Design cpu, start of the top module:
module cpu(clk, rst, imem_addr, imem_data, dmem_addr, dmem_wdata, dmem_we, dmem_re, dmem_rdata);
Settings: LEC_CHECK=0, CAP_MARGIN=20, CORE_MARGIN=2, CORE_UTILIZATION=72, PLACE_DENSITY=0.65, SETUP_SLACK_MARGIN=-0.44, SLEW_MARGIN=20; clock period 6.48 ns.
run.sh (not shown) runs the stock make flow with config.mk's settings and CLKGATE_MAP_FILE=.
The starting point died in global routing (5_1_grt) on GRT-0232.
Edit:
Settings changed: CORE_UTILIZATION 72 to 66, MAX_ROUTING_LAYER set to met4, PLACE_DENSITY 0.65 to 0.6, SETUP_SLACK_MARGIN -0.44 to not set.
Clock period 6.48 ns to 9.69 ns, I/O delays scaled along.
The new run ran to the end with no violations.
Area after synthesis stays the same.
Die area goes up by 9.0%.
Synthesized cell count does not change.
Edit:
Settings changed: CORE_UTILIZATION 66 to 70, CTS_CLUSTER_DIAMETER set to 341, PLACE_DENSITY 0.6 to 0.64, SETUP_SLACK_MARGIN set to 1.55, TNS_END_PERCENT set to 75.
Clock period 9.69 ns to 6.06 ns, I/O delays scaled along.
This time the run stopped in global routing (5_1_grt) on GRT-0116.
Die size fell by 5.6%.
Synthesized cell count is unchanged.
Synthesized area is unchanged.
Edit:
Settings changed: CORE_UTILIZATION 70 to 40, CTS_CLUSTER_DIAMETER 341 to not set, MAX_ROUTING_LAYER met4 to not set, PLACE_DENSITY 0.64 to 0.6, SETUP_SLACK_MARGIN 1.55 to 0.07, TNS_END_PERCENT 75 to not set.
Clock period 6.06 ns to 10.9 ns, I/O delays scaled along.
With this change the flow finished with timing, DRC and antenna clean.
Synthesized cell count is unchanged.
Area after synthesis stays the same.
Die area came out higher by well over a third.
Edit:
Settings changed: CORE_UTILIZATION 40 to 72, CTS_CLUSTER_SIZE set to 53, MAX_ROUTING_LAYER set to met4, PLACE_DENSITY 0.6 to 0.95, SETUP_SLACK_MARGIN 0.07 to not set.
Clock period 10.9 ns to 9.69 ns, I/O delays scaled along.
This time the run failed in global routing (5_1_grt) with GRT-0116. Die area falls by 44%. Synthesized area stays the same. Synthesized cell count is unchanged.

* * *

Setup of quartz:
cpu again, from the RTL that the note above started with.
==> flow/config.mk <==
export PLATFORM = sky130hd
export DESIGN_NAME = cpu
export DESIGN_NICKNAME = cpu
export VERILOG_FILES = /design/flow/design.v
export SDC_FILE = /design/flow/constraint.sdc
export NUM_CORES = 4
export LEC_CHECK = 0
export ABC_AREA = 0
export CAP_MARGIN = 15
export CORE_ASPECT_RATIO = 1.03
export CORE_MARGIN = 2
export CORE_UTILIZATION = 72
export MAX_ROUTING_LAYER = met4
export PLACE_DENSITY = 0.62
export SETUP_SLACK_MARGIN = -0.4
export SLEW_MARGIN = 20
export TNS_END_PERCENT = 70
==> flow/constraint.sdc <==
create_clock -name core_clock -period 6.14 [get_ports {clk}]
set_input_delay 1.2280 -clock core_clock [delete_from_list [all_inputs] [get_ports {clk}]]
set_output_delay 1.2280 -clock core_clock [all_outputs]
set_load 0.01 [all_outputs]
quartz terminated abnormally: global routing (5_1_grt) reported GRT-0232.
## Diff of input files: amber against quartz
Settings: swapping 72 for 45 in CORE_UTILIZATION; swapping 0.62 for 0.6 in PLACE_DENSITY; clearing TNS_END_PERCENT, which used to be 70; clearing CORE_ASPECT_RATIO, which used to be 1.03; swapping 15 for 20 in CAP_MARGIN; clearing ABC_AREA, which used to be 0; clearing SETUP_SLACK_MARGIN, which used to be -0.4; clearing MAX_ROUTING_LAYER, which used to be met4; swapping 6.14 for 10.9 in the clock period (ns, I/O delays scaled along).
--- outcome ---
Re area figure in the yosys stat output: no difference whatsoever between quartz and amber.
Of quartz and amber, just one finished clean: amber.
quartz: aborted in global routing (5_1_grt) (tool error)
Reported for quartz and amber, CTS sink count turned out identical to the last digit.
In the reports for quartz and amber, the smaller number of gates given a new drive strength after cts belongs to amber.
### amber -> maple
Settings: changing CORE_UTILIZATION from 45 to 40.
Findings:
Delta(peak supply drop, maple - amber) < 0. Lower share of power burned in registers among amber and maple: amber. Relative to amber, chip area has gone up in maple.
#### Input delta (raven over maple)
Settings: PLACE_DENSITY no longer set, was 0.6; CORE_UTILIZATION now 45, was 40; CTS_CLUSTER_DIAMETER now 206, previously not set; CAP_MARGIN now 30, was 20; CORE_ASPECT_RATIO now 1.85, previously not set; CTS_CLUSTER_SIZE now 10, previously not set; the clock period (ns, I/O delays scaled along) now 14.4, was 10.9.
### Flow results
- Final core utilization: raven vs maple up 4.9 points
- Between maple and raven, share of total power in combinational logic is lower for maple, raven comes in above that.
- Comparing maple against raven, there is no change at all in number of synthesized flops with an enable pin.
- Between raven and maple, it is raven whose area growth from synthesis to layout is lower, by 1.9 points.
The following lists how cedar was set up differently from raven:
Settings: MAX_ROUTING_LAYER newly set to met4; CTS_CLUSTER_SIZE removed (was 10); SETUP_SLACK_MARGIN newly set to -0.44; PLACE_DENSITY newly set to 0.65; CAP_MARGIN changed from 30 to 20; CORE_ASPECT_RATIO removed (was 1.85); CORE_UTILIZATION changed from 45 to 72; CTS_CLUSTER_DIAMETER removed (was 206); the clock period (ns, I/O delays scaled along) changed from 14.4 to 6.81.
==> results <==
Looking at raven and cedar, the synthesized area per cell is a wash. Weighted congestion reported at the end of routability-driven placement in cedar is 13% higher than in raven. The higher final HPWL from detailed placement of raven and cedar is in cedar. Re yosys-reported design area after synthesis: no difference whatsoever between raven and cedar. raven → cedar: standard cell core area has decreased; row count now smaller. Going from raven to cedar, number of primary I/O pins shows no meaningful change, post-placement cell area shows an increase of 4500 sq um, post-place setup slack shows a reduction of 3.44 ns. cedar: it failed with a tool error in global routing (5_1_grt), so there are no final results.
Power and IR drop assume default switching activity.
